`design.v`:
```
module cordic(
        clk_in,
        reset_n,
        ena,
        phase_in,
        phase_out,
        cos_o,
        sin_o
        );
  parameter dat_width = 16, pha_width =16, pipeline = 10;
  input clk_in, reset_n, ena;
  input [pha_width-1 : 0] phase_in;
  output [pha_width-1 : 0] phase_out;
  output [dat_width-1 : 0] cos_o, sin_o;
  reg [dat_width-1 : 0] x[pipeline :0];
  reg [dat_width-1 : 0] y[pipeline :0];
  reg [pha_width-1 : 0] z[pipeline :0];
  reg [pha_width-1 : 0] phase_tmp[pipeline :0];
  wire [dat_width-1:0] amp;
  wire [pha_width-1:0] atan [32:0];
  assign amp = 32'd1304065887 >>(32-dat_width);       
  assign atan[0] = 32'd536870912 >>(32-pha_width);    
	assign atan[1] = 32'd316933407 >>(32-pha_width);    
	assign atan[2]	= 32'd167458907 >>(32-pha_width);    
	assign atan[3]= 32'd85004756 >>(32-pha_width);      
	assign atan[4]= 32'd42667331 >>(32-pha_width);      
	assign atan[5]= 32'd21354465 >>(32-pha_width);      
	assign atan[6]= 32'd10679838 >>(32-pha_width);      
	assign atan[7]= 32'd5340245 >>(32-pha_width);       
	assign atan[8]= 32'd2670163 >>(32-pha_width);       
	assign atan[9]= 32'd1335087 >>(32-pha_width);       
	assign atan[10]= 32'd667544 >>(32-pha_width);       
	assign atan[11]= 32'd333772 >>(32-pha_width);       
	assign atan[12]= 32'd166886 >>(32-pha_width);       
	assign atan[13]= 32'd83443 >>(32-pha_width);       
	assign atan[14]= 32'd41722 >>(32-pha_width);       
	assign atan[15]= 32'd20861 >>(32-pha_width);       
	assign atan[16]= 32'd10430 >>(32-pha_width);       
	assign atan[17]= 32'd5215 >>(32-pha_width);       
	assign atan[18]= 32'd2608 >>(32-pha_width);       
	assign atan[19]= 32'd1304 >>(32-pha_width);       
	assign atan[20]= 32'd652 >>(32-pha_width);       
	assign atan[21]= 32'd326 >>(32-pha_width);      
	assign atan[22]= 32'd163 >>(32-pha_width);
	assign atan[23]= 32'd81 >>(32-pha_width);
	assign atan[24]= 32'd41 >>(32-pha_width);
	assign atan[25]= 32'd20 >>(32-pha_width);
	assign atan[26]= 32'd10 >>(32-pha_width);
	assign atan[27]= 32'd5 >>(32-pha_width);
	assign atan[28]= 32'd3 >>(32-pha_width);
	assign atan[29]= 32'd1 >>(32-pha_width);
	assign atan[30]= 32'd1 >>(32-pha_width);
	assign atan[31]= 32'd0 >>(32-pha_width);
	assign atan[32]= 32'd0 >>(32-pha_width);
always @(posedge clk_in )
begin
  if( !reset_n )   
  begin
     x[0] <= 0;
      y[0] <= 0;
      z[0] <= 0;
      phase_tmp[0] <=  0;
  end
  else
  begin
      x[0] <= amp;
      y[0] <= 0;
      z[0] <= { 2'b0, phase_in[pha_width-3 : 0]};
      phase_tmp[0] <=  phase_in;                  
  end    
end
genvar i;
  wire [dat_width-1 : 0] x_tmp[pipeline-1 :0];
  wire [dat_width-1 : 0] y_tmp[pipeline-1 :0];
  wire [pha_width-1 : 0] z_tmp[pipeline-1 :0];
generate for(i=1;i<=pipeline;i=i+1) begin:cordic_core  
  cordic_step #(dat_width,pha_width,i) cordic_step_inst(x[i-1],y[i-1],z[i-1],atan[i-1],x_tmp[i-1],y_tmp[i-1],z_tmp[i-1]);
  always @(posedge clk_in)
  begin
   if(!reset_n)
   begin
      x[i] <= 0;
      y[i] <= 0;
      z[i] <= 0;
      phase_tmp[i]<=0;
   end
   else 
   begin             
      x[i] <= x_tmp[i-1];     
      y[i] <= y_tmp[i-1];     
      z[i] <= z_tmp[i-1]; 
      phase_tmp[i] <= phase_tmp[i-1];      
   end        
  end
end
endgenerate
reg [dat_width-1 : 0] cos_o, sin_o;
reg [pha_width-1 : 0] phase_out;
wire [pha_width-1:0] quad_tmp;
wire [1:0] quad;
assign quad_tmp = phase_tmp[pipeline];
assign quad = quad_tmp[pha_width-1: pha_width-2];
wire [dat_width-1 : 0] x_o_wire, y_o_wire;
wire [dat_width-1 : 0] x_o_wire_tmp, y_o_wire_tmp;
assign x_o_wire_tmp = x[pipeline];
assign y_o_wire_tmp = y[pipeline];
assign x_o_wire = x_o_wire_tmp[dat_width-1] ? {(dat_width){1'b0}} : x[pipeline];
assign y_o_wire = y_o_wire_tmp[dat_width-1] ? {(dat_width){1'b0}} : y[pipeline];
always @(posedge clk_in)
begin
  if( !reset_n)
  begin
    cos_o <= 0;
    sin_o <= 0;
    phase_out <= 0;    
  end
  else    
  begin
    case( quad[1:0] )
      2'b00:begin
            cos_o <= x_o_wire; 
            sin_o <= y_o_wire; 
            end
      2'b01:begin
            cos_o <= ~y_o_wire + 1'b1;
            sin_o <= x_o_wire;
            end
      2'b10:begin
            cos_o <= ~x_o_wire + 1'b1;
            sin_o <= ~y_o_wire + 1'b1;
            end
      2'b11:begin
            cos_o <= y_o_wire;
            sin_o <= ~x_o_wire + 1'b1;
            end
      default:begin
            cos_o <= x_o_wire;
            sin_o <= y_o_wire;
            end
    endcase
    phase_out <= phase_tmp[pipeline];
  end
end
endmodule
module cordic_step(
  dat_a,
  dat_b,
  dat_c,
  dat_pha,
  out_a,
  out_b,
  out_c
  );
  parameter dat_width = 16, pha_width = 16, pipe_index = 3;
  input [dat_width-1:0] dat_a, dat_b;
  input [pha_width-1:0] dat_c;
  input [pha_width-1:0] dat_pha;
  output[dat_width-1:0] out_a, out_b;
  output [pha_width-1:0] out_c;
  wire [dat_width:0] out_a_tmp1, out_a_tmp2, out_a_tmp3, out_b_tmp1, out_b_tmp2, out_b_tmp3;
  wire [pha_width-1:0] out_c_tmp1,out_c_tmp2 ;
  wire [1:0] ov_a,ov_b;
generate
  if(pipe_index == 6'b1 )
  begin
    assign out_a_tmp1 = { dat_a[dat_width-1], dat_a} + { dat_b[dat_width-1], dat_b};
    assign out_b_tmp1 = { dat_b[dat_width-1], dat_b} - { dat_a[dat_width-1], dat_a};
    assign out_c_tmp1 = dat_c + dat_pha;
    assign out_a_tmp2 = { dat_a[dat_width-1], dat_a} - { dat_b[dat_width-1], dat_b};
    assign out_b_tmp2 = { dat_b[dat_width-1], dat_b} + { dat_a[dat_width-1], dat_a};
    assign out_c_tmp2 = dat_c - dat_pha;
  end
  else
  begin
     assign out_a_tmp1 = { dat_a[dat_width-1], dat_a} + { { (pipe_index){dat_b[dat_width-1]} }, dat_b[dat_width-1: (pipe_index-1)] } ;
     assign out_b_tmp1 = { dat_b[dat_width-1], dat_b} - { { (pipe_index){dat_a[dat_width-1]} }, dat_a[dat_width-1: (pipe_index-1)] } ;
     assign out_c_tmp1 = dat_c + dat_pha;
     assign out_a_tmp2 = { dat_a[dat_width-1], dat_a} - { { (pipe_index){dat_b[dat_width-1]} }, dat_b[dat_width-1: (pipe_index-1)] } ;
     assign out_b_tmp2 = { dat_b[dat_width-1], dat_b} + { { (pipe_index){dat_a[dat_width-1]} }, dat_a[dat_width-1: (pipe_index-1)] } ;
     assign out_c_tmp2 = dat_c - dat_pha;
  end
  assign out_a_tmp3 = dat_c[pha_width-1] ? out_a_tmp1 :out_a_tmp2;
  assign out_b_tmp3 = dat_c[pha_width-1] ? out_b_tmp1 :out_b_tmp2;
endgenerate
  assign ov_a = out_a_tmp3[dat_width:dat_width-1];
  assign ov_b = out_b_tmp3[dat_width:dat_width-1];
  assign out_a = ~^ ov_a ? (out_a_tmp3[dat_width-1:0]):(ov_a[1] ? {1'b1, {(dat_width-1){1'b0}} } : {1'b0, {(dat_width-1){1'b1}} } );
  assign out_b = ~^ ov_b ? (out_b_tmp3[dat_width-1:0]):(ov_b[1] ? {1'b1, {(dat_width-1){1'b0}} } : {1'b0, {(dat_width-1){1'b1}} } );
  assign out_c = dat_c[pha_width-1] ? out_c_tmp1 :out_c_tmp2;
endmodule
```
`run.sh`:
```
#!/bin/bash
# the make line also repeats each setting of config.mk as NAME=value (left out here)
make -C /OpenROAD-flow-scripts/flow DESIGN_CONFIG=/design/flow/config.mk WORK_HOME=/design/flow/orfs CLKGATE_MAP_FILE= finish
```
`config.mk`:
```
export PLATFORM = sky130hd
export DESIGN_NAME = cordic
export DESIGN_NICKNAME = cordic
export VERILOG_FILES = /design/flow/design.v
export SDC_FILE = /design/flow/constraint.sdc
export NUM_CORES = 4
export LEC_CHECK = 0
export ABC_AREA = 1
export CAP_MARGIN = 20
export CORE_MARGIN = 8
export CORE_UTILIZATION = 39
export CTS_CLUSTER_SIZE = 10
export MAX_ROUTING_LAYER = met4
export MIN_ROUTING_LAYER = met1
export PLACE_DENSITY_LB_ADDON = 0.11
export SETUP_SLACK_MARGIN = 0.48
export SLEW_MARGIN = 20
export TNS_END_PERCENT = 40
```
`constraint.sdc`:
```
create_clock -name core_clock -period 4.63 [get_ports {clk_in}]
set_input_delay 0.9260 -clock core_clock [delete_from_list [all_inputs] [get_ports {clk_in}]]
set_output_delay 0.9260 -clock core_clock [all_outputs]
set_load 0.01 [all_outputs]
```
==> results of run 1 <==
cell type report:
| cell class | instances | area share |
|---|---|---|
| repair buffers | 92 | 0.0202 |
| clock inverters | 14 | 0.00637 |
| clock buffers | 91 | 0.0456 |
| multi-input cells | 4274 | 0.554 |
| well taps | 1368 | 0.0391 |
| flip-flops and latches | 595 | 0.272 |
| inverters | 730 | 0.0627 |
through the flow:
stage / hold slack [ns] / area (sq um) / worst slack [ns]
2_1_floorplan: 0.390 / 39600 / 1.44
3_3_place_gp: 0.391 / 41500 / 1.02
3_5_place_dp: 0.395 / 41500 / 1.03
4_1_cts: 0.381 / 43800 / 1.01
5_1_grt: 0.412 / 43800 / 0.483
6_report: 0.383 / 43800 / 1.01
per-layer routing:
metal	routed length (um)	part of all wire
met1	52000	0.49
met2	48500	0.46
met3	3290	0.031
met4	1870	0.018
met5	0	0
==> results.cfg, run 1 <==
; implementation run metrics
[final_timing]
period_used_share = 0.782
fmax_mhz = 276
final_hold_viol_count = 0
slew_headroom = 0.339
drv_slew = 0
tns_ns = 0
tightest_slew_ns = 0.991
post-route-min-period_ns = 3.62
fin_skew_ns = 0.0370
grt_setup_unrepaired = no
setup_violations = 0

[cells_and_area]
fin_cells = 7164
comb_area_sq_um = 24300
final_core_util = 0.433
regArea_sq_um = 11900
fill_cells = 10700
nNetsFinal = 6200
syn2layout_area_growth_pct = 10.7

[route]
drt_pre_antenna_iters = 5
drc = 0
antenna_cells = 0
vias = 35300
wirelength_um = 106000
viasPerCell = 4.93
drtIter0Drc = 1886
avgRoutedWirePerCell_um = 14.7
ant_nets = 0

[min_path]
holdPathStages = 2
hold_class = flop to flop
min_to = phase_tmp[4][11]
min_from = phase_tmp[3][11]

[clocking]
cts_root_buf = clkbuf_16
cts_buffer_depth = 3
cts_setup_buffers = 0
ctsHtreeMaxLevel = 3
clk_pin_slew_ns = 0.05
numCtsBuffers = 74
cts.sinks = 595
cts_tree = done
cts_resized = 0
ctsHoldBuffers = 0
insertion_delay_ns = 0.65

[setup_path]
crit_start = y[9][9]
slowest_delay_ns = 0.37
required_ns = 5.19
cp_top_family = simple AND/OR/NAND/NOR gates
slowest_stage = dfxtp_1
r2r_setup_slack_ns = 1.01
critPathMaxFanout = 9
crit_cells = 22
crit_chain = inv_1 > ha_1 > nor3b_1 > nand3_1 > nor2_1 > inv_1 > ha_1 > nand2_1 > nand2_1 > inv_1 > ha_1 > nand2_1 > nand2_1 > a21oi_1 > nor2_1 > nor2_1 > nand3_1 > nand2_1 > inv_1 > nand2_1 > nand2_1 > o21ai_0
path_buffers = 4
end_kind = flop
critPathKind = flop to flop
critPathCapture = x[10][14]
path_common_cell = nand2_1
crit_arrival_ns = 4.19
reg2regPathDepth = 22
reg2reg_from = y[9][9]
cp-start-kind = flop
reg2reg_to = x[10][14]

[place]
dpl.hpwl_um = 83600
port_buffers = 65
gp_congestion = 0.898
dp_cells = 7059

[logic_synthesis]
post_synth.cell_area_avg_sq_um = 6.91
mux_share = 0
ys_sh_simple = 0.277
top_area_cell = dfxtp_1
xor_area_frac = 0.0695
synth_cell_types = 56
postSynth.asyncResetShare = 0
synthMostInstantiatedCell = nand2_1
floorplan.nets = 6162
logic_family = simple AND/OR/NAND/NOR gates
compound_area_frac = 0.133
yosysChipArea_sq_um = 39600
syn_area_sq_um = 39600
fa_ha_area_frac = 0.135
synth-edff-count = 0
ys_seq_frac = 0.301
synthDominantCellAreaShare = 0.301
top_cells_by_count = nand2_1, inv_1, dfxtp_1, nand3_1, a21oi_1
ys_warn_count = 9
synth_flops = 595
synth_cells = 5729
yosys_cells = 5729
area_leaders = dfxtp_1, nand2_1, ha_1, inv_1, nand3_1
ys.flop_type = dfxtp_1

[global_routing]
grt_max_degree = 127
grt_use_total = 0.190
antenna_found_initial = 1
use_met1 = 0.251
grt_use_met3 = 0.0226
gr-total-overflow = 0
met2_usage = 0.314
top_usage_layer = met2
grt_first_pass_wirelength_um = 173000
grt_pass1_vias = 33400

[run]
cap_viol_max_count = 0
warning_count = 38

[status]
status = finished clean

[floorplan]
die_y_um = 335
initial_utilization = 0.391
dieArea_sq_um = 112000
coreArea_sq_um = 101000
rows = 117
die_w_um = 335
io_pins = 67
==> inputs of run 2 (changes only) <==
Settings changed: CELL_PAD_IN_SITES_GLOBAL_PLACEMENT set to 1, CORE_MARGIN 8 to 2, CORE_UTILIZATION 39 to 49, CTS_CLUSTER_SIZE 10 to 58, MAX_ROUTING_LAYER met4 to not set, MIN_ROUTING_LAYER met1 to not set, PLACE_DENSITY set to 0.74, PLACE_DENSITY_LB_ADDON 0.11 to not set, SETUP_SLACK_MARGIN 0.48 to 0.74, TNS_END_PERCENT 40 to not set.
Clock period 4.63 ns to 2.94 ns, I/O delays scaled along.
==> results.cfg, run 2 <==
; implementation run metrics
[logic_synthesis]
logic_family = simple AND/OR/NAND/NOR gates
floorplan.nets = 6162
area_leaders = dfxtp_1, nand2_1, ha_1, inv_1, nand3_1
top_area_cell = dfxtp_1
synthMostInstantiatedCell = nand2_1
top_cells_by_count = nand2_1, inv_1, dfxtp_1, nand3_1, a21oi_1
ys_seq_frac = 0.301
post_synth.cell_area_avg_sq_um = 6.91
postSynth.asyncResetShare = 0
fa_ha_area_frac = 0.135
xor_area_frac = 0.0695
ys.flop_type = dfxtp_1
yosysChipArea_sq_um = 39600
syn_area_sq_um = 39600
synthDominantCellAreaShare = 0.301
synth_flops = 595
synth-edff-count = 0
mux_share = 0
yosys_cells = 5729
ys_warn_count = 9
ys_sh_simple = 0.277
synth_cells = 5729
synth_cell_types = 56
compound_area_frac = 0.133

[route]
antenna_cells = 0
drtIter0Drc = 2065
vias = 38000
viasPerCell = 5.22
ant_nets = 0
avgRoutedWirePerCell_um = 15.8
wirelength_um = 115000
drt_pre_antenna_iters = 6
drc = 0

[floorplan]
die_y_um = 288
io_pins = 67
dieArea_sq_um = 83100
initial_utilization = 0.493
coreArea_sq_um = 80300
rows = 104
die_w_um = 288

[final_timing]
setup_ws_ns = -0.0426
setup_violations = 12
fmax_mhz = 335
grt_setup_unrepaired = yes
slew_headroom = 0.467
period_used_share = 1.01
final_hold_viol_count = 0
post-route-min-period_ns = 2.98
tightest_slew_ns = 0.798
drv_slew = 0
fin_skew_ns = 0.0642

[setup_path]
cp_top_family = simple AND/OR/NAND/NOR gates
required_ns = 3.51
slowest_stage = dfxtp_4
end_kind = flop
crit_cells = 23
crit_start = y[9][9]
path_common_cell = nand2_1
slowest_delay_ns = 0.37
crit_arrival_ns = 3.55
reg2reg_from = y[9][9]
crit_chain = inv_4 > ha_4 > nor3b_4 > nand3_2 > nor2_2 > inv_1 > ha_1 > nand2_1 > nand2_1 > inv_2 > ha_4 > nand2_4 > inv_4 > nand3_4 > nor3_2 > nand2_1 > nand2_1 > nand2_2 > nand2_4 > inv_4 > nand2_8 > nand2_8 > o21ai_1
critPathCapture = x[10][9]
r2r_setup_slack_ns = -0.04
critPathMaxFanout = 8
critPathKind = flop to flop
cp-start-kind = flop
reg2regPathDepth = 23
reg2reg_to = x[10][9]
path_buffers = 5

[place]
dp_cells = 6972
dpl.hpwl_um = 86400
port_buffers = 65
gp_congestion = 0.939
pre_cts_slack_ns = -0.0992

[clocking]
ctsHoldBuffers = 0
cts_tree = done
ctsHtreeMaxLevel = 3
cts.sinks = 595
numCtsBuffers = 68
clk_pin_slew_ns = 0.06
cts_root_buf = clkbuf_16
cts_buffer_depth = 3
insertion_delay_ns = 0.64

[min_path]
holdPathStages = 3
hold_class = input pin to flop
min_from = reset_n
min_to = z[8][13]

[cells_and_area]
nNetsFinal = 6609
syn2layout_area_growth_pct = 31.4
fin_cells = 7285

[run]
cap_viol_max_count = 0
warning_count = 43

[status]
so.violations = negative setup slack
status = finished with violations

[global_routing]
antenna_found_initial = 0
gr-total-overflow = 0
grt_pass1_vias = 35300
grt_max_degree = 118
grt_first_pass_wirelength_um = 180000
grt_use_total = 0.265
run 2: cell type report:
cell class,count,area (sq um)
fill,7212,28300
tap,1060,1330
timing repair inverter,1,8.76
timing repair buffer,494,4260
clock inverter,31,508
clock buffer,88,1880
sequential,595,12100
multi-input combinational,4286,29100
inverter,730,2850
run 2: metal layers:
layer,vias to the layer above,share of wire,GRT usage
li1,19700,-,-
met1,17500,0.49,0.378
met2,699,0.45,0.433
met3,114,0.045,0.0314
met4,0,0.014,0.0486
met5,-,0,0
run 2: stage by stage:
step | utilization | hold WS [ns] | TNS, ns | instance area [sq um]
floorplan | - | 0.390 | 0 | 41100
global placement | 0.551 | 0.392 | -0.669 | 44300
global route | 0.648 | 0.282 | -7.62 | 52000
CTS | 0.611 | 0.266 | 0 | 49100
finish | 0.648 | 0.291 | -0.301 | 52000
detailed placement | 0.551 | 0.395 | -1.35 | 44300
run 2: what timing repair did:
item / in CTS / in global routing
pin swaps: 201 / 267
setup endpoints to repair: 306 / 338
resized: 377 / 551
buffers inserted: 106 / 66
gates cloned: 12 / 10
==> inputs of run 3 (changes only) <==
Settings changed: ABC_AREA 1 to 0, CAP_MARGIN 20 to 30, CELL_PAD_IN_SITES_DETAIL_PLACEMENT set to 2, CORE_MARGIN 2 to 6, CORE_UTILIZATION 49 to 46, CTS_CLUSTER_DIAMETER set to 150, CTS_CLUSTER_SIZE 58 to 41, GPL_ROUTABILITY_DRIVEN set to 0, GPL_TIMING_DRIVEN set to 0, MAX_ROUTING_LAYER set to met4, MIN_ROUTING_LAYER set to met2, PLACE_DENSITY 0.74 to not set, PLACE_DENSITY_LB_ADDON set to 0.02, SETUP_SLACK_MARGIN 0.74 to 0.75, SLEW_MARGIN 20 to 10, TNS_END_PERCENT set to 40.
Clock period 2.94 ns to 3.28 ns, I/O delays scaled along.
==> results.cfg, run 3 <==
; flow metrics
[logic_synthesis]
yosysChipArea_sq_um = 36500
synthMostInstantiatedCell = dfxtp_1
floorplan.nets = 4679
synth_cell_types = 101
area_leaders = dfxtp_1, ha_1, xnor2_1, a21oi_1, o21ai_0
ys_sh_simple = 0.172
ys_seq_frac = 0.326
mux_share = 0.0107
fa_ha_area_frac = 0.146
yosys_cells = 4246
xor_area_frac = 0.0971
compound_area_frac = 0.212
post_synth.cell_area_avg_sq_um = 8.59
logic_family = AND-OR/OR-AND gates
synthDominantCellAreaShare = 0.326
synth_cells = 4246
synth_flops = 595
ys_warn_count = 9
top_cells_by_count = dfxtp_1, ha_1, nor2_1, a21oi_1, o21ai_0
top_area_cell = dfxtp_1
syn_area_sq_um = 36500
postSynth.asyncResetShare = 0
ys.flop_type = dfxtp_1
synth-edff-count = 0

[floorplan]
coreArea_sq_um = 78000
rows = 102
die_w_um = 294
initial_utilization = 0.468
die_y_um = 294
io_pins = 67
dieArea_sq_um = 86200

[status]
status = aborted with a tool error
failed_stage = clock tree synthesis
stop_error = [ERROR DPL-0033] detailed placement checks failed during check placement.

[place]
dpl.hpwl_um = 108000
placed_area_sq_um = 39200
port_buffers = 65
## run 3: metrics by stage
step                      instances  setup slack (ns)
after detailed placement       5355             -1.88
after global placement         5351             -3.04
after floorplan                4246            -0.228
==> inputs of run 4 (changes only) <==
Settings changed: CAP_MARGIN 30 to 20, CELL_PAD_IN_SITES_DETAIL_PLACEMENT 2 to 0, CELL_PAD_IN_SITES_GLOBAL_PLACEMENT 1 to not set, CORE_MARGIN 6 to 2, CORE_UTILIZATION 46 to 70, CTS_CLUSTER_DIAMETER 150 to 363, CTS_CLUSTER_SIZE 41 to 72, GPL_ROUTABILITY_DRIVEN 0 to not set, GPL_TIMING_DRIVEN 0 to 1, MAX_ROUTING_LAYER met4 to not set, MIN_ROUTING_LAYER met2 to met1, PLACE_DENSITY set to 0.35, PLACE_DENSITY_LB_ADDON 0.02 to not set, SETUP_SLACK_MARGIN 0.75 to 0.74, SLEW_MARGIN 10 to 20, TNS_END_PERCENT 40 to not set.
Clock period 3.28 ns to 2.53 ns, I/O delays scaled along.
==> results.cfg, run 4 <==
; flow metrics
[status]
status = aborted with a tool error
failed_stage = clock tree synthesis
stop_error = [ERROR DPL-0038] Utilization greater than 100%, impossible to legalize

[logic_synthesis]
area_leaders = dfxtp_1, ha_1, xnor2_1, a21oi_1, o21ai_0
postSynth.asyncResetShare = 0
top_area_cell = dfxtp_1
synth_cells = 4246
top_cells_by_count = dfxtp_1, ha_1, nor2_1, a21oi_1, o21ai_0
post_synth.cell_area_avg_sq_um = 8.59
syn_area_sq_um = 36500
ys.flop_type = dfxtp_1
ys_sh_simple = 0.172
compound_area_frac = 0.212
fa_ha_area_frac = 0.146
synth_cell_types = 101
ys_seq_frac = 0.326
yosys_cells = 4246
logic_family = AND-OR/OR-AND gates
synthDominantCellAreaShare = 0.326
floorplan.nets = 4679
synth-edff-count = 0
ys_warn_count = 9
mux_share = 0.0107
xor_area_frac = 0.0971
yosysChipArea_sq_um = 36500
synthMostInstantiatedCell = dfxtp_1
synth_flops = 595

[place]
port_buffers = 65
dpl.hpwl_um = 86300
gp_congestion = 0.975
dp_cells = 5902
pre_cts_slack_ns = -1.34
placed_area_sq_um = 46700

[floorplan]
die_y_um = 232
rows = 83
dieArea_sq_um = 54000
initial_utilization = 0.710
io_pins = 67
die_w_um = 232
coreArea_sq_um = 51400
==> run 4: per-stage QoR <==
| step | hold slack, ns | TNS (ns) |
|---|---|---|
| global placement | 0.412 | -203.31 |
| detailed placement | 0.417 | -243.03 |
| floorplan | 0.384 | -163.71 |
==> inputs of run 5 (changes only) <==
Settings changed: ABC_AREA 0 to not set, CELL_PAD_IN_SITES_DETAIL_PLACEMENT 0 to not set, CORE_UTILIZATION 70 to 68, CTS_CLUSTER_DIAMETER 363 to not set, CTS_CLUSTER_SIZE 72 to 64, GPL_TIMING_DRIVEN 1 to not set, HOLD_SLACK_MARGIN set to -0.09, MIN_ROUTING_LAYER met1 to not set, PLACE_DENSITY 0.35 to not set, SETUP_SLACK_MARGIN 0.74 to -0.33, TNS_END_PERCENT set to 5.
Clock period 2.53 ns to 4.88 ns, I/O delays scaled along.
==> results.cfg, run 5 <==
; implementation run metrics
[status]
status = finished clean

[setup_path]
critPathCapture = x[9][13]
crit_chain = or4_1 > nor3_1 > inv_1 > ha_1 > a21oi_1 > ha_1 > nor4_1 > a21o_1 > a211oi_1 > o41a_1 > or4_1 > o221ai_2 > o21ai_0
reg2reg_from = y[8][12]
slowest_delay_ns = 0.55
reg2reg_to = x[9][13]
r2r_setup_slack_ns = 0.44
cp_top_family = simple AND/OR/NAND/NOR gates
critPathKind = flop to flop
required_ns = 5.33
crit_arrival_ns = 4.90
critPathMaxFanout = 15
crit_start = y[8][12]
path_buffers = 1
reg2regPathDepth = 13
slowest_stage = or4_1
cp-start-kind = flop
crit_cells = 13
end_kind = flop

[place]
gp_congestion = 0.907
pre_cts_slack_ns = 0.480
dpl.hpwl_um = 59400
port_buffers = 65

[final_timing]
post-route-min-period_ns = 4.44
fmax_mhz = 225
setup_ws_ns = 0.435
drv_slew = 0
slew_headroom = 0.356
setup_violations = 0
period_used_share = 0.911
fin_skew_ns = 0.0332
final_hold_viol_count = 0
tightest_slew_ns = 0.964

[clocking]
numCtsBuffers = 59
cts_buffer_depth = 3
ctsHoldBuffers = 0
cts_resized = 0
cts_tree = done
cts_setup_buffers = 0
ctsHtreeMaxLevel = 2
clk_pin_slew_ns = 0.06
insertion_delay_ns = 0.64
cts_root_buf = clkbuf_16
cts.sinks = 595

[logic_synthesis]
synth_cells = 4246
fa_ha_area_frac = 0.146
synthDominantCellAreaShare = 0.326
ys_warn_count = 9
mux_share = 0.0107
postSynth.asyncResetShare = 0
floorplan.nets = 4679
area_leaders = dfxtp_1, ha_1, xnor2_1, a21oi_1, o21ai_0
synth-edff-count = 0
post_synth.cell_area_avg_sq_um = 8.59
xor_area_frac = 0.0971
synthMostInstantiatedCell = dfxtp_1
ys_seq_frac = 0.326
synth_cell_types = 101
logic_family = AND-OR/OR-AND gates
top_cells_by_count = dfxtp_1, ha_1, nor2_1, a21oi_1, o21ai_0
ys_sh_simple = 0.172
syn_area_sq_um = 36500
ys.flop_type = dfxtp_1
top_area_cell = dfxtp_1
synth_flops = 595
yosys_cells = 4246
compound_area_frac = 0.212
yosysChipArea_sq_um = 36500

[global_routing]
gr-total-overflow = 0
grt_use_total = 0.281
grt_pass1_vias = 27400
antenna_found_initial = 0
grt_first_pass_wirelength_um = 132000
grt_max_degree = 128

[cells_and_area]
nNetsFinal = 4703
syn2layout_area_growth_pct = 9.24

[floorplan]
die_y_um = 236
initial_utilization = 0.692
die_w_um = 236
rows = 84
dieArea_sq_um = 55500
coreArea_sq_um = 52800
io_pins = 67

[min_path]
holdPathStages = 1
min_to = z[1][14]
hold_class = flop to flop
min_from = phase_tmp[0][13]

[route]
vias = 29300
viasPerCell = 5.85
drc = 0
wirelength_um = 79000
ant_nets = 0
antenna_cells = 0
drt_pre_antenna_iters = 5
drtIter0Drc = 1798
avgRoutedWirePerCell_um = 15.8

[run]
warning_count = 42
cap_viol_max_count = 0
-- run 5: routing by layer --
| layer | part of all wire | GRT usage | up-vias |
|---|---|---|---|
| li1 | - | - | 15100 |
| met1 | 0.46 | 0.372 | 13500 |
| met2 | 0.48 | 0.490 | 567 |
| met3 | 0.042 | 0.0312 | 115 |
| met4 | 0.020 | 0.0703 | 0 |
| met5 | 0 | 0 | - |
-- run 5: stage by stage --
stage               hold slack, ns  instance area (sq um)  std cells   util  setup TNS, ns
floorplan                    0.384                  36500       4246      -              0
global placement             0.412                  37700       4897  0.715              0
detailed placement           0.415                  37700       4897  0.715              0
CTS                          0.428                  39900       5005  0.755              0
global route                 0.432                  39900       5005  0.755        -0.0358
finish                       0.425                  39900       5005  0.755              0
-- run 5: final cells by class --
cell class | instances | area, sq um
Clock inverter | 28 | 437
Sequential cell | 595 | 11900
Inverter | 199 | 749
Tap cell | 688 | 861
Fill cell | 4069 | 12900
Clock buffer | 80 | 1720
Multi-Input combinational cell | 3319 | 23300
Timing Repair Buffer | 96 | 900
==> inputs of run 6 (changes only) <==
Settings changed: ABC_AREA set to 0, CELL_PAD_IN_SITES_DETAIL_PLACEMENT set to 0, CORE_UTILIZATION 68 to 66, CTS_CLUSTER_SIZE 64 to not set, GPL_TIMING_DRIVEN set to 1, HOLD_SLACK_MARGIN -0.09 to not set, MAX_ROUTING_LAYER set to met4, MIN_ROUTING_LAYER set to met1, SETUP_SLACK_MARGIN -0.33 to 0.42, TNS_END_PERCENT 5 to not set.
Clock period 4.88 ns to 3.28 ns, I/O delays scaled along.
==> results.cfg, run 6 <==
; implementation run metrics
[final_timing]
final_hold_viol_count = 0
period_used_share = 1.20
slew_headroom = 0.292
setup_violations = 249
drv_slew = 0
tightest_slew_ns = 1.04
fin_skew_ns = 0.0283
post-route-min-period_ns = 3.95
fmax_mhz = 253
grt_setup_unrepaired = yes
setup_ws_ns = -0.669

[logic_synthesis]
floorplan.nets = 4679
top_area_cell = dfxtp_1
fa_ha_area_frac = 0.146
synth_cells = 4246
yosys_cells = 4246
syn_area_sq_um = 36500
synth_flops = 595
yosysChipArea_sq_um = 36500
logic_family = AND-OR/OR-AND gates
post_synth.cell_area_avg_sq_um = 8.59
synthMostInstantiatedCell = dfxtp_1
ys_warn_count = 9
synth_cell_types = 101
ys.flop_type = dfxtp_1
ys_sh_simple = 0.172
ys_seq_frac = 0.326
synth-edff-count = 0
top_cells_by_count = dfxtp_1, ha_1, nor2_1, a21oi_1, o21ai_0
synthDominantCellAreaShare = 0.326
postSynth.asyncResetShare = 0
compound_area_frac = 0.212
area_leaders = dfxtp_1, ha_1, xnor2_1, a21oi_1, o21ai_0
mux_share = 0.0107
xor_area_frac = 0.0971

[global_routing]
grt_pass1_vias = 35400
grt_first_pass_wirelength_um = 178000
grt_max_degree = 206
grt_use_total = 0.392
gr-total-overflow = 0
antenna_found_initial = 5

[setup_path]
reg2reg_from = y[4][7]
slowest_stage = or4_4
critPathMaxFanout = 7
cp-start-kind = flop
crit_start = y[4][7]
path_buffers = 1
cp_top_family = simple AND/OR/NAND/NOR gates
crit_chain = or4_4 > or2_4 > nor3_4 > a21oi_2 > xor2_1 > ha_1 > o21ai_1 > nand2b_1 > nand2_1 > o21ai_0 > o211ai_1 > mux2i_1 > nor3_4 > clkbuf_16 > o21ai_2
path_common_cell = nor3_4
slowest_delay_ns = 0.60
critPathKind = flop to flop
reg2reg_to = x[5][9]
critPathCapture = x[5][9]
end_kind = flop
required_ns = 3.84
crit_arrival_ns = 4.51
reg2regPathDepth = 15
r2r_setup_slack_ns = -0.67
crit_cells = 15

[route]
drtIter0Drc = 5207
viasPerCell = 6.93
drc = 0
wirelength_um = 147000
ant_nets = 0
vias = 40400
drt_pre_antenna_iters = 10
avgRoutedWirePerCell_um = 25.3

[clocking]
ctsHtreeMaxLevel = 2
numCtsBuffers = 61
cts_root_buf = clkbuf_16
clk_pin_slew_ns = 0.07
cts_tree = done
cts.sinks = 595
cts_buffer_depth = 3
ctsHoldBuffers = 0
insertion_delay_ns = 0.69

[run]
warning_count = 44
cap_viol_max_count = 0

[cells_and_area]
final_core_util = 0.928
syn2layout_area_growth_pct = 39.5
fin_cells = 5821
fill_cells = 1934
nNetsFinal = 5494

[floorplan]
io_pins = 67
rows = 86
die_w_um = 239
initial_utilization = 0.665
coreArea_sq_um = 54900
dieArea_sq_um = 57200
die_y_um = 239

[min_path]
hold_class = flop to flop
min_to = phase_tmp[3][9]
min_from = phase_tmp[2][9]
holdPathStages = 1

[status]
status = finished with violations
so.violations = negative setup slack

[place]
port_buffers = 65
gp_congestion = 0.958
dp_cells = 5435
dpl.hpwl_um = 68200
## run 6: routing by layer
layer | GRT usage | routed length (um) | vias up
met1 | 0.454 | 50200 | 18600
met4 | 0.183 | 14600 | 0
met5 | - | 0 | -
met3 | 0.0574 | 16300 | 1537
met2 | 0.671 | 66300 | 3547
li1 | - | - | 16700
## run 6: layout make-up
cell class	instances	area, sq um	share of cell area
Multi-Input combinational cell	3326	27600	0.542
Sequential cell	595	12000	0.236
Timing Repair Buffer	878	7430	0.146
Clock buffer	84	1760	0.0347
Tap cell	704	881	0.0173
Inverter	199	792	0.0156
Clock inverter	29	419	0.00823
Antenna cell	6	15.0	0.000295
## run 6: what timing repair did
| action | 4_1_cts | 5_1_grt |
|---|---|---|
| pin swaps | 235 | 229 |
| resized | 519 | 345 |
| endpoints found under the hold margin | 0 | 0 |
| buffers inserted | 177 | 69 |
| gates cloned | 16 | 5 |
| endpoints found under the setup margin | 286 | 294 |
## run 6: through the flow
| stage | hold WS (ns) | worst slack [ns] | setup TNS (ns) | area (sq um) |
|---|---|---|---|---|
| final | 0.413 | -0.669 | -84.58 | 50900 |
| after global routing | 0.426 | -0.676 | -103.36 | 50900 |
| after CTS | 0.393 | -0.357 | -15.05 | 48700 |
| after detailed placement | 0.405 | -0.365 | -34.77 | 42800 |
| after global placement | 0.398 | -0.339 | -25.89 | 42800 |
| after floorplan | 0.384 | -0.228 | -9.64 | 37800 |
==> inputs of run 7 (changes only) <==
Settings changed: CELL_PAD_IN_SITES_DETAIL_PLACEMENT 0 to 2, CORE_MARGIN 2 to 6, CORE_UTILIZATION 66 to 46, CTS_CLUSTER_DIAMETER set to 150, CTS_CLUSTER_SIZE set to 41, GPL_ROUTABILITY_DRIVEN set to 0, MIN_ROUTING_LAYER met1 to met2, PLACE_DENSITY_LB_ADDON set to 0.02, SETUP_SLACK_MARGIN 0.42 to 0.75, SLEW_MARGIN 20 to 10, TNS_END_PERCENT set to 40.
==> results.cfg, run 7 <==
; flow metrics
[place]
port_buffers = 65

[status]
failed_stage = detailed placement
stop_error = Error: detail_place.tcl, 38 bad optional access
status = aborted with a tool error

[logic_synthesis]
synth_cell_types = 101
synthDominantCellAreaShare = 0.326
synthMostInstantiatedCell = dfxtp_1
postSynth.asyncResetShare = 0
mux_share = 0.0107
fa_ha_area_frac = 0.146
ys_seq_frac = 0.326
floorplan.nets = 4679
yosysChipArea_sq_um = 36500
synth_cells = 4246
syn_area_sq_um = 36500
ys.flop_type = dfxtp_1
xor_area_frac = 0.0971
area_leaders = dfxtp_1, ha_1, xnor2_1, a21oi_1, o21ai_0
logic_family = AND-OR/OR-AND gates
yosys_cells = 4246
top_area_cell = dfxtp_1
post_synth.cell_area_avg_sq_um = 8.59
ys_warn_count = 9
synth-edff-count = 0
compound_area_frac = 0.212
top_cells_by_count = dfxtp_1, ha_1, nor2_1, a21oi_1, o21ai_0
ys_sh_simple = 0.172
synth_flops = 595

[floorplan]
rows = 102
io_pins = 67
dieArea_sq_um = 86200
die_y_um = 294
coreArea_sq_um = 78000
initial_utilization = 0.468
die_w_um = 294
run 7: metrics by stage:
step,worst slack (ns),cells,area (sq um),setup TNS (ns)
after global placement,-0.350,5900,43700,-42.39
after floorplan,-0.228,4246,37200,-19.16
==> inputs of run 8 (changes only) <==
Settings changed: CAP_MARGIN 20 to 15, CELL_PAD_IN_SITES_DETAIL_PLACEMENT 2 to not set, CORE_MARGIN 6 to 2, CORE_UTILIZATION 46 to 72, CTS_CLUSTER_DIAMETER 150 to 372, CTS_CLUSTER_SIZE 41 to 99, GPL_ROUTABILITY_DRIVEN 0 to not set, GPL_TIMING_DRIVEN 1 to not set, HOLD_SLACK_MARGIN set to -0.1, MAX_ROUTING_LAYER met4 to not set, MIN_ROUTING_LAYER met2 to not set, PLACE_DENSITY set to 0.4, PLACE_DENSITY_LB_ADDON 0.02 to not set, SETUP_SLACK_MARGIN 0.75 to 0.24, SLEW_MARGIN 10 to 20, TNS_END_PERCENT 40 to 10.
Clock period 3.28 ns to 2.97 ns, I/O delays scaled along.
==> results.cfg, run 8 <==
; flow metrics
[place]
gp_congestion = 0.979
placed_area_sq_um = 44500
dpl.hpwl_um = 80600
port_buffers = 65

[status]
failed_stage = global routing
status = aborted with a tool error
stop_error = [ERROR GRT-0232] Routing congestion too high. Check the congestion heatmap in the GUI.

[logic_synthesis]
ys_warn_count = 9
mux_share = 0.0107
xor_area_frac = 0.0971
compound_area_frac = 0.212
ys.flop_type = dfxtp_1
logic_family = AND-OR/OR-AND gates
synth_cells = 4246
synth_flops = 595
syn_area_sq_um = 36500
postSynth.asyncResetShare = 0
post_synth.cell_area_avg_sq_um = 8.59
synth_cell_types = 101
floorplan.nets = 4679
fa_ha_area_frac = 0.146
synthMostInstantiatedCell = dfxtp_1
ys_sh_simple = 0.172
yosys_cells = 4246
synthDominantCellAreaShare = 0.326
top_cells_by_count = dfxtp_1, ha_1, nor2_1, a21oi_1, o21ai_0
yosysChipArea_sq_um = 36500
synth-edff-count = 0
ys_seq_frac = 0.326
top_area_cell = dfxtp_1
area_leaders = dfxtp_1, ha_1, xnor2_1, a21oi_1, o21ai_0

[floorplan]
rows = 82
coreArea_sq_um = 50100
io_pins = 67
initial_utilization = 0.729
dieArea_sq_um = 52500
die_w_um = 229
die_y_um = 229

[clocking]
numCtsBuffers = 10
cts.sinks = 595
cts_buffer_depth = 3
ctsHoldBuffers = 0
ctsHtreeMaxLevel = 1
cts_root_buf = clkbuf_16

[global_routing]
grt_use_total = 0.904
gr-total-overflow = 757
run 8: layer usage:
metal	overflow	global-route usage
met1	19	0.885
met2	421	1.02
met3	35	0.811
met4	278	0.941
met5	4	0.558
run 8: what timing repair did:
action,4_1_cts
setup buffers,58
endpoints found under the setup margin,308
gates cloned,6
pin swaps,146
resized,392
run 8: per-stage QoR:
stage,hold slack [ns],cells,worst slack [ns],setup TNS [ns]
CTS,0.387,5821,-0.646,-100.40
detailed placement,0.418,5744,-0.836,-146.95
global placement,0.404,5744,-0.640,-110.68
floorplan,0.384,4246,-0.539,-107.29
==> inputs of run 9 (changes only) <==
Settings changed: ABC_AREA 0 to 1, CAP_MARGIN 15 to 20, CORE_UTILIZATION 72 to 24, CTS_CLUSTER_DIAMETER 372 to not set, CTS_CLUSTER_SIZE 99 to not set, HOLD_SLACK_MARGIN -0.1 to not set, PLACE_DENSITY 0.4 to not set, SETUP_SLACK_MARGIN 0.24 to not set, TNS_END_PERCENT 10 to not set.
Clock period 2.97 ns to 5.3 ns, I/O delays scaled along.
==> results.cfg, run 9 <==
; implementation run metrics
[place]
dpl.hpwl_um = 83500
gp_congestion = 0.910
dp_cells = 7873
pre_cts_slack_ns = 1.31
port_buffers = 65
placed_area_sq_um = 42500

[clocking]
cts_tree = done
cts.sinks = 595
cts_root_buf = clkbuf_16
cts_setup_buffers = 0
ctsHtreeMaxLevel = 3
clk_pin_slew_ns = 0.06
insertion_delay_ns = 0.65
numCtsBuffers = 68
cts_buffer_depth = 3
cts_resized = 0
ctsHoldBuffers = 0

[final_timing]
slew_headroom = 0.360
fmax_mhz = 247
tns_ns = 0
setup_violations = 0
grt_setup_unrepaired = no
setup_ws_ns = 1.25
drv_slew = 0
period_used_share = 0.764
fin_skew_ns = 0.0262
tightest_slew_ns = 0.958
final_hold_viol_count = 0
post-route-min-period_ns = 4.05

[floorplan]
rows = 149
coreArea_sq_um = 164000
initial_utilization = 0.241
die_y_um = 410
dieArea_sq_um = 168000
io_pins = 67
die_w_um = 410

[setup_path]
path_common_cell = nand2_1
cp-start-kind = flop
slowest_delay_ns = 0.64
required_ns = 5.88
crit_cells = 16
critPathMaxFanout = 17
slowest_stage = dfxtp_1
reg2reg_to = x[7][10]
crit_start = z[6][15]
crit_arrival_ns = 4.63
end_kind = flop
path_buffers = 4
crit_chain = clkinv_1 > buf_4 > o31ai_1 > xor2_1 > inv_1 > ha_1 > a21oi_1 > o21ai_0 > nand2_1 > nand2_1 > inv_1 > nand2_1 > nand3_1 > nand2_1 > nand3_1 > nand2_1
reg2reg_from = z[6][15]
cp_top_family = simple AND/OR/NAND/NOR gates
critPathCapture = x[7][10]
r2r_setup_slack_ns = 1.25
reg2regPathDepth = 16
critPathKind = flop to flop

[cells_and_area]
fin_cells = 7996
syn2layout_area_growth_pct = 13.2
nNetsFinal = 6187
fin_area_sq_um = 44800

[route]
drt_pre_antenna_iters = 6
wirelength_um = 105000
ant_nets = 0
viasPerCell = 4.44
vias = 35500
avgRoutedWirePerCell_um = 13.1
antenna_cells = 0
drtIter0Drc = 2499
drc = 0

[run]
cap_viol_max_count = 0
warning_count = 42

[logic_synthesis]
synthMostInstantiatedCell = nand2_1
mux_share = 0
compound_area_frac = 0.133
ys.flop_type = dfxtp_1
top_cells_by_count = nand2_1, inv_1, dfxtp_1, nand3_1, a21oi_1
yosys_cells = 5729
post_synth.cell_area_avg_sq_um = 6.91
ys_warn_count = 9
syn_area_sq_um = 39600
logic_family = simple AND/OR/NAND/NOR gates
synth_cells = 5729
floorplan.nets = 6162
postSynth.asyncResetShare = 0
synth-edff-count = 0
yosysChipArea_sq_um = 39600
synthDominantCellAreaShare = 0.301
area_leaders = dfxtp_1, nand2_1, ha_1, inv_1, nand3_1
top_area_cell = dfxtp_1
synth_cell_types = 56
synth_flops = 595
ys_seq_frac = 0.301
xor_area_frac = 0.0695
fa_ha_area_frac = 0.135
ys_sh_simple = 0.277

[global_routing]
grt_first_pass_wirelength_um = 173000
grt_max_degree = 143
gr-total-overflow = 0
grt_use_total = 0.124
grt_pass1_vias = 33700
antenna_found_initial = 1

[status]
status = finished clean

[min_path]
hold_class = flop to flop
min_from = phase_tmp[3][3]
holdPathStages = 2
min_to = phase_tmp[4][3]
run 9: per-stage QoR:
step	util	hold WS, ns
after floorplan	-	0.390
after global placement	0.259	0.392
after detailed placement	0.259	0.395
after CTS	0.272	0.393
after global routing	0.272	0.406
final	0.272	0.399
run 9: metal layers:
| layer | vias to the layer above | GRT usage | share of wire |
|---|---|---|---|
| met3 | 174 | 0.0175 | 0.037 |
| met1 | 16000 | 0.159 | 0.47 |
| met5 | - | 0 | 0 |
| met2 | 614 | 0.210 | 0.46 |
| li1 | 18800 | - | - |
| met4 | 0 | 0.0437 | 0.032 |
run 9: layout make-up:
class | instances | area [sq um]
fillers | 18100 | 120000
multi-input cells | 4274 | 24300
flip-flops and latches | 595 | 11900
inverters | 730 | 2750
well taps | 2189 | 2740
clock buffers | 86 | 1860
repair buffers | 85 | 843
clock inverters | 37 | 408
==> inputs of run 10 (changes only) <==
Settings changed: CELL_PAD_IN_SITES_DETAIL_PLACEMENT set to 2, CORE_ASPECT_RATIO set to 1.59, CORE_UTILIZATION 24 to 40, GPL_TIMING_DRIVEN set to 0, MAX_ROUTING_LAYER set to met4, PLACE_DENSITY set to 0.41.
Clock period 5.3 ns to 5.0 ns, I/O delays scaled along.
==> results.cfg, run 10 <==
; implementation run metrics
[setup_path]
cp-start-kind = flop
required_ns = 5.53
critPathMaxFanout = 19
critPathCapture = y[5][8]
path_buffers = 4
reg2reg_from = z[4][15]
crit_cells = 15
cp_top_family = buffers and inverters
crit_arrival_ns = 4.86
crit_start = z[4][15]
slowest_stage = clkinv_1
reg2reg_to = y[5][8]
reg2regPathDepth = 15
critPathKind = flop to flop
crit_chain = buf_2 > clkinv_1 > nand2_1 > xnor2_1 > inv_1 > ha_1 > a21oi_1 > o21ai_0 > a21oi_1 > nand2_1 > nand3_1 > nand3_1 > buf_4 > nand3_1 > nand2_1
slowest_delay_ns = 0.66
end_kind = flop
r2r_setup_slack_ns = 0.67

[route]
wirelength_um = 152000
ant_nets = 0
viasPerCell = 5.42
drtIter0Drc = 1289
drc = 0
vias = 39200
drt_pre_antenna_iters = 4
avgRoutedWirePerCell_um = 21.0

[run]
cap_viol_max_count = 0
warning_count = 39

[global_routing]
gr-total-overflow = 0
grt_pass1_vias = 44500
antenna_found_initial = 1
grt_first_pass_wirelength_um = 239000
grt_max_degree = 22
grt_use_total = 0.308

[final_timing]
slew_headroom = 0.229
fmax_mhz = 231
setup_violations = 0
drv_slew = 0
grt_setup_unrepaired = no
fin_skew_ns = 0.0463
tightest_slew_ns = 1.14
tns_ns = 0
period_used_share = 0.866
final_hold_viol_count = 0
post-route-min-period_ns = 4.33

[floorplan]
rows = 145
die_w_um = 253
die_y_um = 401
coreArea_sq_um = 98200
dieArea_sq_um = 102000
initial_utilization = 0.403
io_pins = 67

[logic_synthesis]
xor_area_frac = 0.0695
logic_family = simple AND/OR/NAND/NOR gates
floorplan.nets = 6162
area_leaders = dfxtp_1, nand2_1, ha_1, inv_1, nand3_1
top_area_cell = dfxtp_1
yosysChipArea_sq_um = 39600
ys_warn_count = 9
fa_ha_area_frac = 0.135
synth_cells = 5729
yosys_cells = 5729
top_cells_by_count = nand2_1, inv_1, dfxtp_1, nand3_1, a21oi_1
synthDominantCellAreaShare = 0.301
mux_share = 0
compound_area_frac = 0.133
postSynth.asyncResetShare = 0
ys_seq_frac = 0.301
synth_cell_types = 56
synth_flops = 595
ys.flop_type = dfxtp_1
synth-edff-count = 0
post_synth.cell_area_avg_sq_um = 6.91
syn_area_sq_um = 39600
ys_sh_simple = 0.277
synthMostInstantiatedCell = nand2_1

[cells_and_area]
regArea_sq_um = 11900
fin_area_sq_um = 44200
comb_area_sq_um = 24300
fill_cells = 11900
nNetsFinal = 6295
syn2layout_area_growth_pct = 11.8

[place]
port_buffers = 65
placed_area_sq_um = 41900
gp_congestion = 0.903
dpl.hpwl_um = 121000

[status]
status = finished clean

[clocking]
numCtsBuffers = 66
cts_tree = done
ctsHtreeMaxLevel = 3
insertion_delay_ns = 0.70
cts_setup_buffers = 0
cts.sinks = 595
cts_root_buf = clkbuf_16
ctsHoldBuffers = 0
clk_pin_slew_ns = 0.07
cts_resized = 0
cts_buffer_depth = 3

[min_path]
min_from = phase_tmp[2][8]
holdPathStages = 2
hold_class = flop to flop
min_to = phase_tmp[3][8]
==> run 10: cell type report <==
cell class / instances / area share
buffer: 130 / 0.0147
antenna: 1 / 0.0000566
inverter: 730 / 0.0621
clock buffer: 91 / 0.0424
multi-input combinational: 4274 / 0.549
sequential: 595 / 0.269
clock inverter: 28 / 0.0104
timing repair buffer: 65 / 0.0147
tap: 1323 / 0.0374
==> run 10: stage by stage <==
stage                     instances  hold WS [ns]   util  worst slack, ns
after floorplan                5729         0.390      -             1.81
after global placement         7117         0.393  0.427            0.351
final                          7237         0.413  0.451            0.670
after global routing           7236         0.426  0.451            0.337
after CTS                      7236         0.408  0.451            0.678
after detailed placement       7117         0.402  0.427            0.738
==> run 10: per-layer routing <==
metal  global-route usage  routed length (um)  up-vias
li1                     -                   -    18900
met1                0.272               52400    19300
met2                0.612               86000      555
met3               0.0355                3570      389
met4                0.180                9940        0
met5                    -                   0        -
==> inputs of run 11 (changes only) <==
Settings changed: ABC_AREA 1 to 0, CELL_PAD_IN_SITES_DETAIL_PLACEMENT 2 to not set, CORE_ASPECT_RATIO 1.59 to 0.96, CORE_MARGIN 2 to 7, CORE_UTILIZATION 40 to 31, CTS_CLUSTER_SIZE set to 21, GPL_TIMING_DRIVEN 0 to not set, MAX_ROUTING_LAYER met4 to not set, PLACE_DENSITY 0.41 to not set.
Clock period 5.0 ns to 2.17 ns, I/O delays scaled along.
==> results.cfg, run 11 <==
; implementation run metrics
[place]
port_buffers = 65
placed_area_sq_um = 49000
gp_congestion = 0.901
dpl.hpwl_um = 81200
dp_cells = 6933

[final_timing]
hold_slack_ns = 0.344
fin_skew_ns = 0.0380
setup_violations = 324
post-route-min-period_ns = 3.66
grt_setup_unrepaired = yes
slew_headroom = 0.687
setup_ws_ns = -1.49
tightest_slew_ns = 0.465
drv_slew = 0
final_hold_viol_count = 0
fmax_mhz = 273
period_used_share = 1.69

[logic_synthesis]
post_synth.cell_area_avg_sq_um = 8.59
area_leaders = dfxtp_1, ha_1, xnor2_1, a21oi_1, o21ai_0
mux_share = 0.0107
synth-edff-count = 0
ys_seq_frac = 0.326
synthDominantCellAreaShare = 0.326
fa_ha_area_frac = 0.146
yosysChipArea_sq_um = 36500
logic_family = AND-OR/OR-AND gates
ys_warn_count = 9
top_cells_by_count = dfxtp_1, ha_1, nor2_1, a21oi_1, o21ai_0
floorplan.nets = 4679
synth_cells = 4246
synth_flops = 595
yosys_cells = 4246
top_area_cell = dfxtp_1
synth_cell_types = 101
compound_area_frac = 0.212
synthMostInstantiatedCell = dfxtp_1
xor_area_frac = 0.0971
syn_area_sq_um = 36500
ys.flop_type = dfxtp_1
postSynth.asyncResetShare = 0
ys_sh_simple = 0.172

[global_routing]
grt_first_pass_wirelength_um = 170000
grt_pass1_vias = 34200
grt_use_total = 0.160
gr-total-overflow = 0
grt_max_degree = 66
antenna_found_initial = 0

[min_path]
min_from = reset_n
min_to = x[8][14]
holdPathStages = 3
hold_class = input pin to flop

[route]
drt_pre_antenna_iters = 5
drtIter0Drc = 1451
viasPerCell = 4.79
antenna_cells = 0
drc = 0
wirelength_um = 108000
ant_nets = 0
avgRoutedWirePerCell_um = 15.0
vias = 34600

[setup_path]
crit_chain = or4_4 > nor3_4 > inv_1 > ha_1 > a21oi_2 > ha_4 > buf_4 > nand2_1 > o211ai_1 > a2111oi_4 > or4_4 > o221ai_4 > clkbuf_16 > o21ai_1
critPathKind = flop to flop
path_common_cell = or4_4
reg2reg_to = x[9][8]
end_kind = flop
critPathMaxFanout = 7
crit_arrival_ns = 4.17
slowest_delay_ns = 0.57
cp-start-kind = flop
r2r_setup_slack_ns = -1.49
critPathCapture = x[9][8]
cp_top_family = simple AND/OR/NAND/NOR gates
required_ns = 2.68
reg2regPathDepth = 14
crit_cells = 14
crit_start = y[8][12]
path_buffers = 3
slowest_stage = or4_4
reg2reg_from = y[8][12]

[cells_and_area]
syn2layout_area_growth_pct = 53.1
fin_area_sq_um = 55900
fin_cells = 7215
nNetsFinal = 6030

[floorplan]
initial_utilization = 0.312
dieArea_sq_um = 128000
io_pins = 67
rows = 123
die_y_um = 350
coreArea_sq_um = 117000
die_w_um = 364

[status]
status = finished with violations
so.violations = negative setup slack

[clocking]
cts.sinks = 595
ctsHtreeMaxLevel = 3
clk_pin_slew_ns = 0.06
cts_buffer_depth = 3
cts_root_buf = clkbuf_16
numCtsBuffers = 69
cts_tree = done
insertion_delay_ns = 0.64

[run]
warning_count = 39
cap_viol_max_count = 0
==> run 11: per-stage QoR <==
stage,setup WS (ns),setup TNS [ns],util
2_1_floorplan,-1.34,-262.38,-
3_3_place_gp,-1.67,-337.85,0.419
3_5_place_dp,-1.74,-350.13,0.419
4_1_cts,-1.39,-317.75,0.456
5_1_grt,-1.58,-367.57,0.478
6_report,-1.49,-318.88,0.478
==> run 11: cell type report <==
type                    instances  area [sq um]
fillers                     10800         61100
multi-input cells            3327         27400
flip-flops and latches        595         12000
repair buffers               1405         11300
clock buffers                  96          1990
well taps                    1562          1950
inverters                     199           797
clock inverters                31           439
==> run 11: what timing repair did <==
| action | in CTS | in global routing |
|---|---|---|
| setup endpoints to repair | 330 | 350 |
| hold buffers | 0 | 0 |
| buffers inserted | 70 | 77 |
| pin swaps | 184 | 257 |
| endpoints found under the hold margin | 0 | 0 |
| gates cloned | 13 | 9 |
| gates resized | 300 | 446 |
==> run 11: per-layer routing <==
metal	up-vias	global-route usage	routed length (um)
li1	17800	-	-
met1	16200	0.197	47800
met2	435	0.287	53400
met3	200	0.0176	2850
met4	0	0.0563	3910
met5	-	0	0
==> inputs of run 12 (changes only) <==
Settings changed: ABC_AREA 0 to 1, CORE_ASPECT_RATIO 0.96 to not set, CORE_MARGIN 7 to 2, CORE_UTILIZATION 31 to 72, CTS_CLUSTER_SIZE 21 to 75, MAX_ROUTING_LAYER set to met4, PLACE_DENSITY set to 0.65, SETUP_SLACK_MARGIN set to 0.83.
Clock period 2.17 ns to 3.26 ns, I/O delays scaled along.
==> results.cfg, run 12 <==
; flow metrics
[status]
status = aborted with a tool error
failed_stage = global routing
stop_error = [ERROR GRT-0232] Routing congestion too high. Check the congestion heatmap in the GUI.

[clocking]
cts.sinks = 595
numCtsBuffers = 60
cts_root_buf = clkbuf_16
ctsHtreeMaxLevel = 2
cts_buffer_depth = 3

[place]
gp_congestion = 1.01
dpl.hpwl_um = 78500
port_buffers = 65

[logic_synthesis]
synthDominantCellAreaShare = 0.301
postSynth.asyncResetShare = 0
fa_ha_area_frac = 0.135
post_synth.cell_area_avg_sq_um = 6.91
ys_warn_count = 9
ys_seq_frac = 0.301
ys_sh_simple = 0.277
top_area_cell = dfxtp_1
area_leaders = dfxtp_1, nand2_1, ha_1, inv_1, nand3_1
xor_area_frac = 0.0695
floorplan.nets = 6162
synth-edff-count = 0
syn_area_sq_um = 39600
logic_family = simple AND/OR/NAND/NOR gates
synth_cell_types = 56
ys.flop_type = dfxtp_1
top_cells_by_count = nand2_1, inv_1, dfxtp_1, nand3_1, a21oi_1
synth_flops = 595
compound_area_frac = 0.133
synth_cells = 5729
synthMostInstantiatedCell = nand2_1
mux_share = 0
yosys_cells = 5729
yosysChipArea_sq_um = 39600

[floorplan]
dieArea_sq_um = 56900
rows = 85
initial_utilization = 0.731
coreArea_sq_um = 54100
die_y_um = 238
io_pins = 67
die_w_um = 238

[global_routing]
grt_use_total = 0.862
gr-total-overflow = 568
run 12: per-layer routing:
metal / track usage / overflow
met1: 0.830 / 13
met2: 0.995 / 317
met3: 0.711 / 37
met4: 0.906 / 201
met5: - / -
run 12: per-stage QoR:
stage	cells	setup slack (ns)	cell area, sq um
detailed placement	6397	0.136	42200
CTS	6742	0.287	49600
floorplan	5729	0.580	41200
global placement	6397	0.245	42200
run 12: repair_timing:
item / in CTS
cloned: 28
buffers inserted: 208
setup endpoints to repair: 264
pin swaps: 393
hold buffers: 0
gates resized: 797
==> inputs of run 13 (changes only) <==
Settings changed: ABC_AREA 1 to not set, CORE_UTILIZATION 72 to 68, CTS_CLUSTER_SIZE 75 to 64, HOLD_SLACK_MARGIN set to 0.29, MAX_ROUTING_LAYER met4 to not set, PLACE_DENSITY 0.65 to not set, SETUP_SLACK_MARGIN 0.83 to -0.33, TNS_END_PERCENT set to 5.
Clock period 3.26 ns to 4.95 ns, I/O delays scaled along.
==> results.cfg, run 13 <==
; implementation run metrics
[global_routing]
grt_max_degree = 216
grt_pass1_vias = 27600
grt_use_total = 0.283
grt_first_pass_wirelength_um = 133000
antenna_found_initial = 0
gr-total-overflow = 0

[setup_path]
r2r_setup_slack_ns = 0.42
critPathCapture = x[9][11]
path_buffers = 1
critPathMaxFanout = 15
slowest_delay_ns = 0.54
reg2reg_from = y[8][12]
crit_cells = 13
required_ns = 5.40
crit_start = y[8][12]
critPathKind = flop to flop
crit_chain = or4_1 > nor3_1 > inv_1 > ha_1 > a21oi_1 > ha_1 > nor4_1 > a21o_1 > a211oi_1 > o41a_1 > or4_1 > o221ai_2 > o21ai_0
slowest_stage = or4_1
end_kind = flop
reg2reg_to = x[9][11]
cp_top_family = simple AND/OR/NAND/NOR gates
cp-start-kind = flop
reg2regPathDepth = 13
crit_arrival_ns = 4.98

[floorplan]
die_y_um = 236
initial_utilization = 0.692
dieArea_sq_um = 55500
rows = 84
die_w_um = 236
coreArea_sq_um = 52800
io_pins = 67

[clocking]
cts_root_buf = clkbuf_16
cts_tree = done
cts_resized = 0
ctsHtreeMaxLevel = 2
cts.sinks = 595
cts_buffer_depth = 3
numCtsBuffers = 59
clk_pin_slew_ns = 0.06
ctsHoldBuffers = 0
insertion_delay_ns = 0.64
cts_setup_buffers = 0

[logic_synthesis]
syn_area_sq_um = 36500
mux_share = 0.0107
compound_area_frac = 0.212
top_area_cell = dfxtp_1
synth_cells = 4246
synth_cell_types = 101
postSynth.asyncResetShare = 0
logic_family = AND-OR/OR-AND gates
top_cells_by_count = dfxtp_1, ha_1, nor2_1, a21oi_1, o21ai_0
floorplan.nets = 4679
synth-edff-count = 0
ys_seq_frac = 0.326
post_synth.cell_area_avg_sq_um = 8.59
ys_warn_count = 9
area_leaders = dfxtp_1, ha_1, xnor2_1, a21oi_1, o21ai_0
yosys_cells = 4246
synth_flops = 595
synthMostInstantiatedCell = dfxtp_1
ys_sh_simple = 0.172
fa_ha_area_frac = 0.146
synthDominantCellAreaShare = 0.326
yosysChipArea_sq_um = 36500
xor_area_frac = 0.0971
ys.flop_type = dfxtp_1

[final_timing]
fin_skew_ns = 0.0367
drv_slew = 0
slew_headroom = 0.369
setup_ws_ns = 0.420
hold_slack_ns = 0.431
post-route-min-period_ns = 4.53
tightest_slew_ns = 0.937
fmax_mhz = 221
grt_setup_unrepaired = no
setup_violations = 0
final_hold_viol_count = 0
tns_ns = 0
period_used_share = 0.915

[run]
cap_viol_max_count = 0
warning_count = 40

[route]
drt_pre_antenna_iters = 5
antenna_cells = 0
vias = 29400
wirelength_um = 79200
ant_nets = 0
viasPerCell = 5.88
drtIter0Drc = 1679
drc = 0
avgRoutedWirePerCell_um = 15.8

[min_path]
min_from = phase_tmp[3][0]
hold_class = flop to flop
min_to = phase_tmp[4][0]
holdPathStages = 1

[place]
pre_cts_slack_ns = 0.518
placed_area_sq_um = 37700
dpl.hpwl_um = 59300
port_buffers = 65
gp_congestion = 0.906

[cells_and_area]
fill_cells = 4024
syn2layout_area_growth_pct = 9.23
nNetsFinal = 4700
final_core_util = 0.755
regArea_sq_um = 11900
comb_area_sq_um = 23300
fin_area_sq_um = 39900

[status]
status = finished clean
## run 13: per-layer routing
layer | GRT usage | wire (um) | vias up
li1 | - | - | 15100
met1 | 0.370 | 36400 | 13600
met4 | 0.0652 | 1600 | 0
met5 | 0 | 0 | -
met2 | 0.498 | 37600 | 628
met3 | 0.0367 | 3580 | 117
## run 13: stage by stage
step / instances
floorplan: 4246
global placement: 4894
detailed placement: 4894
CTS: 5003
global route: 5003
finish: 5003
## run 13: cell type report
type,count,area share
repair buffers,93,0.0223
clock inverters,32,0.0122
inverters,199,0.0188
flip-flops and latches,595,0.299
clock buffers,77,0.0420
well taps,688,0.0216
multi-input cells,3319,0.584
